job 3437:
==> flow/design.v (excerpt) <==
module rgb2dvi (
    input  wire        PixelClk,
    input  wire [23:0] vid_pData,
    input  wire        vid_pVDE,
    input  wire        vid_pHSync,
    input  wire        vid_pVSync,
    output wire [9:0]  pDataOutRaw0,    
    output wire [9:0]  pDataOutRaw1,    
    output wire [9:0]  pDataOutRaw2     
);
TMDS_Encoder DataEncoder0 (
    .PixelClk(PixelClk), .pDataOutRaw(pDataOutRaw0),
    .pDataOut(vid_pData[15:8]), .pC0(vid_pHSync), .pC1(vid_pVSync), .pVde(vid_pVDE));
TMDS_Encoder DataEncoder1 (
    .PixelClk(PixelClk), .pDataOutRaw(pDataOutRaw1),
    .pDataOut(vid_pData[7:0]), .pC0(1'b0), .pC1(1'b0), .pVde(vid_pVDE));
TMDS_Encoder DataEncoder2 (
    .PixelClk(PixelClk), .pDataOutRaw(pDataOutRaw2),
    .pDataOut(vid_pData[23:16]), .pC0(1'b0), .pC1(1'b0), .pVde(vid_pVDE));
endmodule
Size: about 720 cells after synthesis, roughly 140 flip-flops, about 58 I/O pins, about 7300 um^2 of cells after synthesis.
clock: 3.92 ns
lec_check: 0
cap_margin: 5
cell_pad_in_sites_detail_placement: 1
cell_pad_in_sites_global_placement: 3
core_aspect_ratio: 1.25
core_margin: 2
core_utilization: 24
cts_cluster_diameter: 214
gpl_routability_driven: 1
hold_slack_margin: -0.1
min_routing_layer: met2
place_density_lb_addon: 0.19
setup_slack_margin: 0.01
slew_margin: 15
run.sh (not shown) runs the stock make flow with config.mk's settings and CLKGATE_MAP_FILE=.
The flow did not stop early for job 3437: all stages ran, and the layout cleared the timing, DRC and antenna checks.
> inputs changed (job 3437 -> job 6619)
Settings: GPL_TIMING_DRIVEN: unset -> 0; CELL_PAD_IN_SITES_GLOBAL_PLACEMENT: 3 -> 0; CTS_CLUSTER_DIAMETER: 214 -> 292; TNS_END_PERCENT: unset -> 35; PLACE_DENSITY_LB_ADDON: 0.19 -> unset; CORE_UTILIZATION: 24 -> 54; CAP_MARGIN: 5 -> 30; SETUP_SLACK_MARGIN: 0.01 -> unset; MIN_ROUTING_LAYER: met2 -> met1; the clock period (ns, I/O delays scaled along): 3.92 -> 5.74.
--- outcome ---
There was hardly any difference in tightest hold margin between job 3437 and job 6619.
Sort job 3437 and job 6619 by global-route usage, ascending, and job 3437 comes first.
From job 3437 to job 6619 the numbers moved as follows: worst slew margin relative to its limit rose 18 points, worst setup margin moved up.
The via count of the first global-routing pass in job 6619 is 0.75 times that in job 3437.
The run showing the greater sequential share of layout area is job 6619.
Placer congestion estimate was higher in job 6619 than in job 3437.
In job 6619 the via count turned out 1560 lower than in job 3437.
Here is what was changed in the inputs of job 1094 compared with job 6619.
Settings: TNS_END_PERCENT no longer set, was 35; MIN_ROUTING_LAYER no longer set, was met1; CELL_PAD_IN_SITES_GLOBAL_PLACEMENT no longer set, was 0; CORE_UTILIZATION now 40, was 54; CTS_CLUSTER_DIAMETER no longer set, was 292; CELL_PAD_IN_SITES_DETAIL_PLACEMENT no longer set, was 1; CORE_ASPECT_RATIO no longer set, was 1.25; SLEW_MARGIN now 20, was 15; GPL_TIMING_DRIVEN no longer set, was 0; HOLD_SLACK_MARGIN no longer set, was -0.1; CAP_MARGIN now 20, was 30; GPL_ROUTABILITY_DRIVEN no longer set, was 1; the clock period (ns, I/O delays scaled along) now 3.8, was 5.74.
Job 1094 vs job 6619 on met1 routed wirelength after detailed routing: job 1094 is the lower one. Taking job 1094 as 1.0, job 6619 lands at 1.06 on via count. Diff job 6619 -> job 1094 | wire length | down by more than a quarter. Relative to job 6619, final critical delay including setup and external delays has decreased by 920 ps in job 1094. Fraction of area in clock buffers and inverters: job 1094 vs job 6619 down 0.67 points. Taking job 1094 as 1.0, job 6619 lands at 0.939 on final cell count. Maximum frequency in job 1094 is 25% above job 6619. When the final numbers for job 1094 and job 6619 were put side by side, the critical path arrival turned out to be smaller in job 1094.
diff inputs: job 1094 => job 9191
Settings: CORE_UTILIZATION: 40 -> 68; ABC_AREA: unset -> 1; the clock period (ns, I/O delays scaled along): 3.8 -> 4.05.
| critical path depth in cells | job 9191 vs job 1094 | 2 higher |. Layout overhead on the synthesized area was higher in the run labelled job 1094. As far as total clock buffers created by CTS goes, job 9191 and job 1094 are indistinguishable; the numbers are identical.
Changes in job 9359 relative to job 9191:
Settings: SETUP_SLACK_MARGIN: unset -> 0.84; CTS_CLUSTER_DIAMETER: unset -> 29; ABC_AREA: 1 -> unset; the clock period (ns, I/O delays scaled along): 4.05 -> 3.18.
--- outcome ---
- The flow ended early for job 9359: it failed with a tool error in global routing.
- Per the comparison of job 9359 with job 9191, number of placed instances, taps included down 15%, synthesized area per cell up 19%, final weighted congestion in routability-driven placement down 0.043, post-CTS setup repair buffer count up 31, worst setup slack before clock tree synthesis down 440 ps.

---

== wip/raven ==
The RTL this note starts from:
==> flow/design.v <==
module TMDS_Encoder (
    input  wire       PixelClk,
    output reg  [9:0] pDataOutRaw,    
    input  wire [7:0] pDataOut,       
    input  wire       pC0,
    input  wire       pC1,
    input  wire       pVde
);
localparam [9:0] kCtlTkn0 = 10'b1101010100;
localparam [9:0] kCtlTkn1 = 10'b0010101011;
localparam [9:0] kCtlTkn2 = 10'b0101010100;
localparam [9:0] kCtlTkn3 = 10'b1010101011;
function [3:0] sum_bits8;
    input [7:0] u;
    integer i;
    begin
        sum_bits8 = 4'd0;
        for (i = 0; i < 8; i = i + 1)
            sum_bits8 = sum_bits8 + {3'b000, u[i]};
    end
endfunction
reg  [7:0] pDataOut_1;
reg  [3:0] n1d_1;
reg        pC0_1, pC1_1, pVde_1;
reg  [8:0] q_m_2;
reg  [3:0] n1q_m_2, n0q_m_2;
reg        pC0_2, pC1_2, pVde_2;
reg  signed [4:0] cnt_t_3;
wire [8:0] q_m_xor_1, q_m_xnor_1, q_m_1;
wire [3:0] n1q_m_1;
always @(posedge PixelClk) begin
    pVde_1     <= pVde;
    n1d_1      <= sum_bits8(pDataOut);
    pDataOut_1 <= pDataOut;
    pC0_1      <= pC0;
    pC1_1      <= pC1;
end
assign q_m_xor_1[0]  = pDataOut_1[0];
assign q_m_xnor_1[0] = pDataOut_1[0];
genvar gi;
generate
    for (gi = 1; gi < 8; gi = gi + 1) begin : encode
        assign q_m_xor_1[gi]  = q_m_xor_1[gi-1] ^ pDataOut_1[gi];
        assign q_m_xnor_1[gi] = ~(q_m_xnor_1[gi-1] ^ pDataOut_1[gi]);
    end
endgenerate
assign q_m_xor_1[8]  = 1'b1;
assign q_m_xnor_1[8] = 1'b0;
assign q_m_1 = (n1d_1 > 4'd4 || (n1d_1 == 4'd4 && pDataOut_1[0] == 1'b0)) ?
               q_m_xnor_1 : q_m_xor_1;
assign n1q_m_1 = sum_bits8(q_m_1[7:0]);
always @(posedge PixelClk) begin
    n1q_m_2 <= n1q_m_1;
    n0q_m_2 <= 4'd8 - n1q_m_1;
    q_m_2   <= q_m_1;
    pC0_2   <= pC0_1;
    pC1_2   <= pC1_1;
    pVde_2  <= pVde_1;
end
wire cond_balanced_2     = (cnt_t_3 == 5'sd0) || (n1q_m_2 == 4'd4);
wire cond_not_balanced_2 = (cnt_t_3 > 5'sd0 && n1q_m_2 > 4'd4) ||
                           (cnt_t_3 < 5'sd0 && n1q_m_2 < 4'd4);
wire [9:0] control_token_2 = (!pC1_2 && !pC0_2) ? kCtlTkn0 :
                             (!pC1_2 &&  pC0_2) ? kCtlTkn1 :
                             ( pC1_2 && !pC0_2) ? kCtlTkn2 :
                                                  kCtlTkn3;
wire [9:0] q_out_2 =
    !pVde_2                            ? control_token_2 :
    (cond_balanced_2 && !q_m_2[8])     ? {~q_m_2[8], q_m_2[8], ~q_m_2[7:0]} :
    (cond_balanced_2 &&  q_m_2[8])     ? {~q_m_2[8], q_m_2[8],  q_m_2[7:0]} :
    cond_not_balanced_2                ? {1'b1,      q_m_2[8], ~q_m_2[7:0]} :
                                         {1'b0,      q_m_2[8],  q_m_2[7:0]};
wire signed [4:0] dc_bias_2 = $signed({1'b0, n0q_m_2}) - $signed({1'b0, n1q_m_2});
wire signed [4:0] cnt_t_2 =
    !pVde_2                        ? 5'sd0 :
    (cond_balanced_2 && !q_m_2[8]) ? cnt_t_3 + dc_bias_2 :
    (cond_balanced_2 &&  q_m_2[8]) ? cnt_t_3 - dc_bias_2 :
    cond_not_balanced_2            ? cnt_t_3 + $signed({3'b000,  q_m_2[8], 1'b0}) + dc_bias_2 :
                                     cnt_t_3 - $signed({3'b000, ~q_m_2[8], 1'b0}) - dc_bias_2;
always @(posedge PixelClk) begin
    cnt_t_3     <= cnt_t_2;
    pDataOutRaw <= q_out_2;    
end
endmodule
module rgb2dvi (
    input  wire        PixelClk,
    input  wire [23:0] vid_pData,
    input  wire        vid_pVDE,
    input  wire        vid_pHSync,
    input  wire        vid_pVSync,
    output wire [9:0]  pDataOutRaw0,    
    output wire [9:0]  pDataOutRaw1,    
    output wire [9:0]  pDataOutRaw2     
);
TMDS_Encoder DataEncoder0 (
    .PixelClk(PixelClk), .pDataOutRaw(pDataOutRaw0),
    .pDataOut(vid_pData[15:8]), .pC0(vid_pHSync), .pC1(vid_pVSync), .pVde(vid_pVDE));
TMDS_Encoder DataEncoder1 (
    .PixelClk(PixelClk), .pDataOutRaw(pDataOutRaw1),
    .pDataOut(vid_pData[7:0]), .pC0(1'b0), .pC1(1'b0), .pVde(vid_pVDE));
TMDS_Encoder DataEncoder2 (
    .PixelClk(PixelClk), .pDataOutRaw(pDataOutRaw2),
    .pDataOut(vid_pData[23:16]), .pC0(1'b0), .pC1(1'b0), .pVde(vid_pVDE));
endmodule
Settings: LEC_CHECK=0, CAP_MARGIN=40, CELL_PAD_IN_SITES_GLOBAL_PLACEMENT=0, CORE_ASPECT_RATIO=0.91, CORE_MARGIN=2, CORE_UTILIZATION=72, CTS_CLUSTER_DIAMETER=204, GPL_ROUTABILITY_DRIVEN=1, PLACE_DENSITY_LB_ADDON=0.28, SETUP_SLACK_MARGIN=-0.22, SLEW_MARGIN=35; clock period 3.42 ns.
The layout from wip/raven, despite a flow that completed every stage, fails the layout checks, with the failing checks listed as setup timing.
--- input diff wip/raven..wip/zinc ---
Settings: a deleted CORE_ASPECT_RATIO that had been 0.91; a change of SETUP_SLACK_MARGIN from -0.22 to -0.19; a deleted CTS_CLUSTER_DIAMETER that had been 204; a deleted PLACE_DENSITY_LB_ADDON that had been 0.28; a change of SLEW_MARGIN from 35 to 20; a deleted GPL_ROUTABILITY_DRIVEN that had been 1; an added PLACE_DENSITY of 0.41; a deleted CELL_PAD_IN_SITES_GLOBAL_PLACEMENT that had been 0; a change of the clock period (ns, I/O delays scaled along) from 3.42 to 3.18.
[summary]
To summarise wip/zinc: no stage aborted, but the layout did not pass its checks, failing on setup timing.
Placed instance count, wip/raven and wip/zinc: lower on wip/raven
When wip/zinc is set beside wip/raven, its post-detailed-route wirelength per cell turns out to be about 50% larger.
wip/zinc vs wip/raven: global placement routability congestion up by a few percent
Endpoint required time on the critical path in wip/zinc is 270 ps lower than in wip/raven
Looking only at final cell count, and setting everything else aside, the higher value of wip/raven and wip/zinc goes to wip/zinc.
Comparing wip/zinc with wip/raven, the area enclosed by the die boundary came out essentially unchanged.
The buffering overhead of wip/zinc exceeds that of wip/raven by 0.83 points.
Time the worst path needs with I/O delays and setup in wip/zinc vs wip/raven: up 440 ps
wip/raven has lower count of vias placed by the detailed router than wip/zinc.
wip/zinc: core area lower than wip/raven

---

Starts from the design.v that is shown in full above.
make LEC_CHECK=0 CAP_MARGIN=20 CORE_MARGIN=2 CORE_UTILIZATION=40 SLEW_MARGIN=20 finish   # period 4.0 ns
Edit:
- ABC_AREA: not set -> 1
- CORE_ASPECT_RATIO: not set -> 0.5
- CORE_UTILIZATION: 40 -> 63
- CTS_CLUSTER_DIAMETER: not set -> 324
- CTS_CLUSTER_SIZE: not set -> 98
- SLEW_MARGIN: 20 -> 10
- TNS_END_PERCENT: not set -> 10
Outcome:
- The changed run went through all stages and came out clean
- final area rose by 3.8%
- die size fell by 32%
- worst setup slack degrades by 58 ps
Edit:
- ABC_AREA: 1 -> not set
- CORE_UTILIZATION: 63 -> 40
- CTS_CLUSTER_DIAMETER: 324 -> not set
- CTS_CLUSTER_SIZE: 98 -> not set
- SETUP_SLACK_MARGIN: not set -> -0.4
- SLEW_MARGIN: 10 -> 20
- TNS_END_PERCENT: 10 -> not set
Effect: Global-route usage shrinks by 9.3 points; count of clock-buffer cells in the layout shrinks by 1; hold slack degrades by 6.4 ps; non-clock buffer count grows by 3; setup slack degrades by 28 ps; final area shrinks by 3.6%; via count shrinks by 18%; fmax shrinks by 0.72%; register-to-register slack degrades by 30 ps.

---

RTL: the design.v shown in full above, as it stands there.
Settings: LEC_CHECK=0, CAP_MARGIN=40, CORE_MARGIN=2, CORE_UTILIZATION=69, CTS_CLUSTER_DIAMETER=145, SETUP_SLACK_MARGIN=-0.21, SLEW_MARGIN=20; clock period 3.18 ns.
The baseline completed and failed the layout checks on setup timing.
Change:
Settings changed: CORE_ASPECT_RATIO from default to 0.92, CORE_UTILIZATION 69 to 71, PLACE_DENSITY from default to 0.63.
Outcome: The changed run produced a layout that fails on setup timing. Die size decreases by 2.7%. Count of clock-buffer cells in the layout falls by 8. Via count is higher by 12%. Setup slack degrades by 0.058 ns. Wire length increases by 30%.
Change:
Settings changed: CAP_MARGIN 40 to 0, CORE_ASPECT_RATIO 0.92 to default, CORE_UTILIZATION 71 to 72, CTS_CLUSTER_DIAMETER 145 to 105, PLACE_DENSITY 0.63 to default, SETUP_SLACK_MARGIN -0.21 to -0.19.
The new run ran to the end with violations: setup timing.
Synthesized area does not change.
First-iteration DRC count is higher by about 80%.
Setup slack is worse by 0.15 ns.
Clock-buffer cell count is higher by 2.
Flip-flop count does not change.
Change:
Settings changed: CAP_MARGIN 0 to 40, CTS_CLUSTER_DIAMETER 105 to default, SETUP_SLACK_MARGIN -0.19 to 0.81.
Outcome: The new run never finished: it broke off in clock tree synthesis (4_1_cts); area after synthesis stays the same; die area does not change; synthesized cell count is unchanged.

---

Starts from the design.v that is shown in full above.
Settings: LEC_CHECK=0, ABC_AREA=0, CAP_MARGIN=20, CELL_PAD_IN_SITES_GLOBAL_PLACEMENT=2, CORE_ASPECT_RATIO=0.82, CORE_MARGIN=2, CORE_UTILIZATION=40, HOLD_SLACK_MARGIN=0.02, MAX_ROUTING_LAYER=met4, SETUP_SLACK_MARGIN=0.86, SLEW_MARGIN=20; clock period 3.34 ns.
The baseline completed and failed the layout checks on negative setup slack.
Then changed:
ABC_AREA = not set   (was 0)
CELL_PAD_IN_SITES_GLOBAL_PLACEMENT = not set   (was 2)
CORE_ASPECT_RATIO = not set   (was 0.82)
CORE_UTILIZATION = 66   (was 40)
HOLD_SLACK_MARGIN = not set   (was 0.02)
MAX_ROUTING_LAYER = not set   (was met4)
SETUP_SLACK_MARGIN = -0.26   (was 0.86)
=> The new run produced a layout that fails on negative setup slack; utilization increases by 27 points; synthesized cell count stays the same.
Then changed:
CORE_UTILIZATION = 64   (was 66)
SETUP_SLACK_MARGIN = not set   (was -0.26)
clock period = 2.11 ns   (was 3.34 ns; I/O delays follow)
After rerunning: The new run aborted during global routing (5_1_grt) (ODB-0269). Die size goes up by 3.0%. Synthesized area stays the same. Synthesized cell count does not change.
Then changed:
ABC_AREA = 1   (was not set)
CORE_UTILIZATION = 68   (was 64)
clock period = 1.58 ns   (was 2.11 ns; I/O delays follow)
The new run aborted during clock tree synthesis (4_1_cts). Synthesized area is higher by a few percent. Die size decreases slightly. Synthesized cell count rises by a quarter to a third.
